== quartz ==
// mp2
module mp2 #(
    parameter CLK_FREQ = 12000000,
    parameter INTERVAL = CLK_FREQ / 360
)(
    input logic clk,
    input logic rst,
    output logic RGB_R,
    output logic RGB_G,
    output logic RGB_B
);
    logic [31:0] counter;
    logic [8:0] hue;
    logic [7:0] pwm_r, pwm_g, pwm_b;
    logic [7:0] pwm_counter;
    always_ff @(posedge clk) begin
        if (rst) begin
            counter <= 0;
            hue <= 0;
        end
        else if (counter >= INTERVAL)
        begin
            counter <= 0;
            hue <= (hue >= 359) ? 0 : hue + 1;
        end
        else
        begin
            counter <= counter + 1;
        end
    end
    always_comb begin
        pwm_r = (hue < 60) ? 255 :
                (hue < 120) ? (255 * (120 - hue) / 60) :
                (hue < 180) ? 0 :
                (hue < 240) ? 0 :
                (hue < 300) ? (255 * (hue - 240) / 60) :
                255;
        pwm_g = (hue < 60) ? (255 * (hue - 0) / 60) :
                (hue < 180) ? 255 :
                (hue < 240) ? (255 * (240 - hue) / 60) :
                0;
        pwm_b = (hue < 120) ? 0 :
                (hue < 180) ? (255 * (hue - 120) / 60) :
                (hue < 300) ? 255 :
                (hue < 360) ? (255 * (360 - hue) / 60) :
                0;
    end
    always_ff @(posedge clk) begin
        if (rst) pwm_counter <= 0;
        else pwm_counter <= pwm_counter + 1;
    end
    assign {RGB_R, RGB_G, RGB_B} = {pwm_counter < pwm_r, pwm_counter < pwm_g, pwm_counter < pwm_b};
  ...
Size: roughly 2600 cells after synthesis, about 49 flip-flops.
Settings: LEC_CHECK=0, ABC_AREA=1, CAP_MARGIN=20, CELL_PAD_IN_SITES_GLOBAL_PLACEMENT=3, CORE_MARGIN=2, CORE_UTILIZATION=68, CTS_CLUSTER_DIAMETER=56, CTS_CLUSTER_SIZE=14, HOLD_SLACK_MARGIN=0.14, PLACE_DENSITY_LB_ADDON=0.02, SETUP_SLACK_MARGIN=0.32, SLEW_MARGIN=5, TNS_END_PERCENT=45; clock period 30.0 ns.
run.sh (not shown) runs the stock make flow with config.mk's settings and CLKGATE_MAP_FILE=.
quartz: aborted in 3_1_place_gp_skip_io (tool error)
Relative to quartz, the following input files were edited for raven:
# quartz
export LEC_CHECK = 0
export ABC_AREA = 1
export CAP_MARGIN = 20
export CELL_PAD_IN_SITES_GLOBAL_PLACEMENT = 3
export CORE_MARGIN = 2
export CORE_UTILIZATION = 68
export CTS_CLUSTER_DIAMETER = 56
export CTS_CLUSTER_SIZE = 14
export HOLD_SLACK_MARGIN = 0.14
export PLACE_DENSITY_LB_ADDON = 0.02
export SETUP_SLACK_MARGIN = 0.32
export SLEW_MARGIN = 5
export TNS_END_PERCENT = 45
create_clock -name core_clock -period 30.0 [get_ports {clk}]
# raven
export LEC_CHECK = 0
export CAP_MARGIN = 20
export CORE_MARGIN = 8
export CORE_UTILIZATION = 72
export CTS_CLUSTER_DIAMETER = 385
export CTS_CLUSTER_SIZE = 92
export PLACE_DENSITY = 0.46
export SETUP_SLACK_MARGIN = -0.58
export SLEW_MARGIN = 20
create_clock -name core_clock -period 30.0 [get_ports {clk}]
--- outcome ---
- raven completed; timing, DRC and antenna clean
- Starting density of the core, raven and quartz: larger value in raven
- Synthesized cell count (lower): raven
- Relative to quartz, area of the die has gone up in raven.
- Proportion of synthesized chip area in sequential cells delta (quartz -> raven): insignificant
--- input diff raven..fjord ---
# raven
export LEC_CHECK = 0
export CAP_MARGIN = 20
export CORE_MARGIN = 8
export CORE_UTILIZATION = 72
export CTS_CLUSTER_DIAMETER = 385
export CTS_CLUSTER_SIZE = 92
export PLACE_DENSITY = 0.46
export SETUP_SLACK_MARGIN = -0.58
export SLEW_MARGIN = 20
create_clock -name core_clock -period 30.0 [get_ports {clk}]
# fjord
export LEC_CHECK = 0
export CAP_MARGIN = 15
export CELL_PAD_IN_SITES_DETAIL_PLACEMENT = 2
export CORE_MARGIN = 2
export CORE_UTILIZATION = 40
export GPL_ROUTABILITY_DRIVEN = 0
export SLEW_MARGIN = 20
create_clock -name core_clock -period 30.0 [get_ports {clk}]
==> results <==
raven -> fjord: length in cells of the worst reg-to-reg path delta 0, exact match. Setup slack in fjord is smaller than in raven. Required time reported for the critical path endpoint: raven vs fjord — no meaningful difference. On y dimension of the die: fjord sits above raven. raven → fjord: sum of routed wire length over all layers has increased; maximum number of pins on one net before global-route repair has increased; data-path buffer share of cell area in the final layout has remained practically unchanged; headroom to the max-slew limit has decreased. In the final reports, the cell area of fjord is larger than that of raven.
## Diff of input files: zinc against fjord
# fjord
export LEC_CHECK = 0
export CAP_MARGIN = 15
export CELL_PAD_IN_SITES_DETAIL_PLACEMENT = 2
export CORE_MARGIN = 2
export CORE_UTILIZATION = 40
export GPL_ROUTABILITY_DRIVEN = 0
export SLEW_MARGIN = 20
create_clock -name core_clock -period 30.0 [get_ports {clk}]
# zinc
export LEC_CHECK = 0
export ABC_AREA = 1
export CAP_MARGIN = 20
export CORE_MARGIN = 2
export CORE_UTILIZATION = 35
export CTS_CLUSTER_DIAMETER = 319
export CTS_CLUSTER_SIZE = 100
export SLEW_MARGIN = 20
export TNS_END_PERCENT = 70
create_clock -name core_clock -period 30.0 [get_ports {clk}]
--- outcome ---
The placeable core area in zinc was higher than what fjord gave.
Looking at vertical extent of the die, zinc sits 7.6% higher than fjord does.
Via count of the routed design: zinc better than fjord
Max relative max-transition margin across zinc and fjord: zinc
Taking fjord as the reference, in zinc total stage count of the critical path rose by 28; final non-filler cell area rose by about 2.2%; layout overhead on the synthesized area rose by 0.53 points.


## v34
Starting RTL as in the previous note.
clock: 30.0 ns
lec_check: 0
cap_margin: 15
cell_pad_in_sites_detail_placement: 0
cell_pad_in_sites_global_placement: 1
core_margin: 6
core_utilization: 40
cts_cluster_diameter: 72
gpl_routability_driven: 1
gpl_timing_driven: 1
hold_slack_margin: 0.24
min_routing_layer: met2
place_density_lb_addon: 0.24
slew_margin: 20
tns_end_percent: 40
Both conditions hold for v34: the flow ran to the end and the final layout passed the timing, design-rule and antenna checks.
Modified inputs, v28 compared to v34
- a change of PLACE_DENSITY_LB_ADDON from 0.24 to 0.09
- a deleted HOLD_SLACK_MARGIN that had been 0.24
- a deleted CELL_PAD_IN_SITES_GLOBAL_PLACEMENT that had been 1
- a deleted TNS_END_PERCENT that had been 40
- a deleted CTS_CLUSTER_DIAMETER that had been 72
- a change of GPL_TIMING_DRIVEN from 1 to 0
- a change of SLEW_MARGIN from 20 to 5
- a change of CORE_MARGIN from 6 to 2
## What came out
- From the logs: v28 reached the end of the flow and failed the layout checks with DRC.
- Per the comparison of v28 with v34, die extent in y lower, global-route usage higher, via count roughly the same, fmax lower.
- The HPWL reported at the end of detailed placement in v28 sits 1.6% above the value recorded for v34.
- On sequential share of layout area, v28 and v34 are neck and neck.
- Taking v34 as the reference, in v28 fill cell instance count of the final layout up 63, power attributed to combinational cells decreased about 6%.
- | clock network fraction of design power | v28 vs v34 | 0.3 points higher |
- Pre-CTS worst setup slack, v28 and v34: higher on v34
Edits applied to the flow inputs when going from v28 to v31:
- clearing CELL_PAD_IN_SITES_DETAIL_PLACEMENT, which used to be 0
- clearing MIN_ROUTING_LAYER, which used to be met2
- putting SETUP_SLACK_MARGIN at 0.32 where nothing was set
- putting TNS_END_PERCENT at 45 where nothing was set
- putting ABC_AREA at 1 where nothing was set
- putting CELL_PAD_IN_SITES_GLOBAL_PLACEMENT at 1 where nothing was set
- swapping 40 for 68 in CORE_UTILIZATION
- clearing GPL_TIMING_DRIVEN, which used to be 0
- clearing GPL_ROUTABILITY_DRIVEN, which used to be 1
- putting HOLD_SLACK_MARGIN at 0.14 where nothing was set
- swapping 15 for 40 in CAP_MARGIN
- swapping 0.09 for 0.02 in PLACE_DENSITY_LB_ADDON
## What came out
- v31: number of standard cells after synthesis 398 above v28
- Compared with v28, v31 shows a lower area fraction in mux cells.
- The lower die height of v28 and v31 is in v31.
- Yosys synthesis chip area grows slightly when moving from v28 to v31.
- In v31 the number of standard cells reported by yosys turned out 398 higher than in v28.
- The log for v31 ends in global placement without I/O with error FLW-0024, so the run never completed.
- Between v28 and v31, number of distinct library cells after synthesis is lower for v31, v28 comes in above that.
- The overall chip area of v31 falls short of that of v28 by 40%.
- v31 ends up with higher cell area after synthesis than v28 does.
Power is estimated from default activity; no workload was simulated.
